== job 4214 ==
Design uart_edge_detection, start of the top module:
module uart_edge_detection (
    input logic clk,           
    input logic rst_n,         
    input logic uart_rx,       
    output logic uart_tx,      
    output logic led_rx,       
    output logic led_tx,       
    output logic data_ready    
);
clock: 3.81 ns
lec_check: 0
cap_margin: 35
cell_pad_in_sites_detail_placement: 1
cell_pad_in_sites_global_placement: 0
core_margin: 2
core_utilization: 21
cts_cluster_diameter: 393
cts_cluster_size: 98
hold_slack_margin: 0.11
place_density: 0.89
slew_margin: 20
tns_end_percent: 15
run.sh (not shown) runs the stock make flow with config.mk's settings and CLKGATE_MAP_FILE=.
Changes in job 8527 relative to job 4214:
- ABC_AREA newly set to 1
- TNS_END_PERCENT changed from 15 to 20
- CORE_MARGIN changed from 2 to 7
- CTS_CLUSTER_SIZE removed (was 98)
- CTS_CLUSTER_DIAMETER changed from 393 to 240
- SETUP_SLACK_MARGIN newly set to 0.75
- the clock period (ns, I/O delays scaled along) changed from 3.81 to 7.47
Findings:
As far as count of flip-flops and latches goes, job 4214 and job 8527 are indistinguishable; the numbers are identical. Side by side, power turned out lower in job 8527 than in job 4214. Job 8527: no failed stages, no open violations at the end. Comparing job 4214 and job 8527, the lower sequential share of layout area was measured on job 8527.
#### Input delta (job 9620 over job 8527)
- removing CELL_PAD_IN_SITES_GLOBAL_PLACEMENT (formerly 0)
- removing ABC_AREA (formerly 1)
- removing TNS_END_PERCENT (formerly 20)
- removing CTS_CLUSTER_DIAMETER (formerly 240)
- removing CELL_PAD_IN_SITES_DETAIL_PLACEMENT (formerly 1)
- changing CAP_MARGIN from 35 to 20
- changing CORE_UTILIZATION from 21 to 67
- removing PLACE_DENSITY (formerly 0.89)
- removing SETUP_SLACK_MARGIN (formerly 0.75)
- removing HOLD_SLACK_MARGIN (formerly 0.11)
- changing CORE_MARGIN from 7 to 2
- changing the clock period (ns, I/O delays scaled along) from 7.47 to 5.88
## What came out
Non-clock buffer area fraction after layout (job 9620 over job 8527): decrease, 0.43 points. The aggregate global routing overflow on job 8527 is in line with that on job 9620. Job 9620 vs job 8527: leakage power down by more than 10%. The largest net degree at the start of global routing number comes out lower for job 8527 vs job 9620. Compared with job 8527, job 9620 has less setup slack. | post-layout minimum cycle time | higher: job 8527 |. Job 9620 ends up with a adder-cell share of the synthesized area that is 0.21 points higher than in job 8527. Job 9620: flop share of the area higher than job 8527.
> inputs changed (job 9620 -> job 9747)
- a change of CORE_UTILIZATION from 67 to 40
- a change of the clock period (ns, I/O delays scaled along) from 5.88 to 5.74
==> results <==
- Job 9747 finished every step from synthesis to the final layout, and the layout passed the timing, design-rule and antenna checks.
- Compared with job 9620, in job 9747 final wirelength now sits higher, worst setup slack after layout now smaller, global-route usage went down 11 points, count of clock-buffer cells in the layout decreased by 1 relative to the old numbers, tap cell instance count saw an increase.
- Looking at wire length on met2 across job 9620 and job 9747, the one that comes out lower is job 9747.
- In the metrics for job 9620 and job 9747, the one carrying the higher final weighted congestion of routability-driven global placement is job 9620.
- Routing usage on met3 ends up lower on job 9747.

========
## run 1
Starting RTL as in the previous note.
## uart_edge_detection
module uart_edge_detection (
    input logic clk,           
    input logic rst_n,         
    input logic uart_rx,       
    output logic uart_tx,      
    output logic led_rx,       
    output logic led_tx,       
    output logic data_ready    
);
Settings: LEC_CHECK=0, ABC_AREA=1, CAP_MARGIN=40, CORE_MARGIN=2, CORE_UTILIZATION=72, CTS_CLUSTER_DIAMETER=26, CTS_CLUSTER_SIZE=72, PLACE_DENSITY=0.4, SETUP_SLACK_MARGIN=0.32, SLEW_MARGIN=20; clock period 3.19 ns.
Although run 1 finished all stages, its layout failed final checks on setup timing.
--- input diff run 1..run 2 ---
Settings: a deleted CTS_CLUSTER_DIAMETER that had been 26; a change of CTS_CLUSTER_SIZE from 72 to 10; a change of SETUP_SLACK_MARGIN from 0.32 to 0.76; a change of PLACE_DENSITY from 0.4 to 0.38; a deleted ABC_AREA that had been 1.
[summary]
Diff run 1 and run 2: combined area of the multi-input logic cells higher in run 2
Run 2 completed end to end with timing, DRC and antenna clean.
Re combinational cell fraction of total power: run 1 and run 2 aren't equal, and the lower value belongs to run 1.
The routed length on met2 on run 2 is in line with that on run 1.
Compare run 1 and run 2 | reported net switching power higher: run 2
Changes in run 3 relative to run 2:
Settings: an added CTS_CLUSTER_DIAMETER of 371; a change of CTS_CLUSTER_SIZE from 10 to 21; a change of CAP_MARGIN from 40 to 20; a change of PLACE_DENSITY from 0.38 to 0.42; a change of SETUP_SLACK_MARGIN from 0.76 to 0.41.
Notes after the runs:
- Going from run 2 to run 3, area taken by multi-input logic gates went down 110 sq um; final worst-path cycle share moved up; count of nets after finishing went up by 10; sequential share of layout area did not really move.
- Via count essentially unchanged between run 3 and run 2.
- Routed wire length across run 2 and run 3: no real change.

========
uart_edge_detection again, from the RTL that the note above started with.
==> flow/config.mk <==
export PLATFORM = sky130hd
export DESIGN_NAME = uart_edge_detection
export DESIGN_NICKNAME = uart_edge_detection
export VERILOG_FILES = /design/flow/design.v
export SDC_FILE = /design/flow/constraint.sdc
export NUM_CORES = 4
export LEC_CHECK = 0
export CAP_MARGIN = 20
export CORE_ASPECT_RATIO = 1.41
export CORE_MARGIN = 10
export CORE_UTILIZATION = 40
export CTS_CLUSTER_DIAMETER = 197
export GPL_TIMING_DRIVEN = 0
export HOLD_SLACK_MARGIN = -0.07
export MAX_ROUTING_LAYER = met4
export PLACE_DENSITY_LB_ADDON = 0.11
export SETUP_SLACK_MARGIN = 0.99
export SLEW_MARGIN = 20
==> flow/constraint.sdc <==
create_clock -name core_clock -period 9.88 [get_ports {clk}]
set_input_delay 1.9760 -clock core_clock [delete_from_list [all_inputs] [get_ports {clk}]]
set_output_delay 1.9760 -clock core_clock [all_outputs]
set_load 0.01 [all_outputs]
Change:
==> flow/config.mk (replaced) <==
export PLATFORM = sky130hd
export DESIGN_NAME = uart_edge_detection
export DESIGN_NICKNAME = uart_edge_detection
export VERILOG_FILES = /design/flow/design.v
export SDC_FILE = /design/flow/constraint.sdc
export NUM_CORES = 4
export LEC_CHECK = 0
export CAP_MARGIN = 20
export CORE_MARGIN = 2
export CORE_UTILIZATION = 72
export CTS_CLUSTER_SIZE = 21
export PLACE_DENSITY = 0.38
export SETUP_SLACK_MARGIN = 0.41
export SLEW_MARGIN = 20
==> flow/constraint.sdc (replaced) <==
create_clock -name core_clock -period 3.19 [get_ports {clk}]
set_input_delay 0.6380 -clock core_clock [delete_from_list [all_inputs] [get_ports {clk}]]
set_output_delay 0.6380 -clock core_clock [all_outputs]
set_load 0.01 [all_outputs]
After rerunning: Cell count went down by a few percent; combinational power rises to 3.2 times its value; clock power rises to 2.9 times its value; worst setup slack got worse by 6.3 ns; via count goes up by roughly a tenth; core utilization grows by 41 points; clock skew rises by 0.0039 ns; global-route usage increases by 19 points; first-iteration DRC count is higher to 2.8 times its value; routed wire length grows by a few percent.
Change:
--- a/flow/config.mk
+++ b/flow/config.mk
@@ -7,0 +8 @@
+export ABC_AREA = 1
@@ -11,3 +12,3 @@
-export CTS_CLUSTER_SIZE = 21
-export PLACE_DENSITY = 0.38
-export SETUP_SLACK_MARGIN = 0.41
+export CTS_CLUSTER_SIZE = 72
+export PLACE_DENSITY_LB_ADDON = 0.06
+export SETUP_SLACK_MARGIN = 0.32
Result: The new run finished with timing, DRC and antenna clean; non-clock buffer count is lower by 11; global-route usage rises by 0.13 points; sequential power is lower by a few percent.
Change:
--- a/flow/config.mk
+++ b/flow/config.mk
@@ -12,3 +12,3 @@
-export CTS_CLUSTER_SIZE = 72
-export PLACE_DENSITY_LB_ADDON = 0.06
-export SETUP_SLACK_MARGIN = 0.32
+export CTS_CLUSTER_SIZE = 71
+export PLACE_DENSITY_LB_ADDON = 0.22
+export SETUP_SLACK_MARGIN = 0.41
- This time the run reached the layout checks and failed them: negative setup slack
- flip-flop count does not change
- synthesized area does not change
- sequential share of layout area falls by 0.85 points
Change:
--- a/flow/config.mk
+++ b/flow/config.mk
@@ -8 +7,0 @@
-export ABC_AREA = 1
@@ -12,3 +11,3 @@
-export CTS_CLUSTER_SIZE = 71
-export PLACE_DENSITY_LB_ADDON = 0.22
-export SETUP_SLACK_MARGIN = 0.41
+export CTS_CLUSTER_SIZE = 10
+export PLACE_DENSITY = 0.38
+export SETUP_SLACK_MARGIN = 0.76
What happened: Now the flow finished clean; non-clock buffer count is lower by 22; routed wire length decreases by 28%; setup slack is better by 0.43 ns; power climbs by 5.8%; sequential power goes up by about 8%; global-route usage goes down by 7.0 points; cell area fell by 1.9%; area after synthesis drops by 0.71%; via count is lower by 18%; clock skew came out lower by 0.0064 ns; utilization goes down by 1.4 points.
Power is estimated from default activity; no workload was simulated.
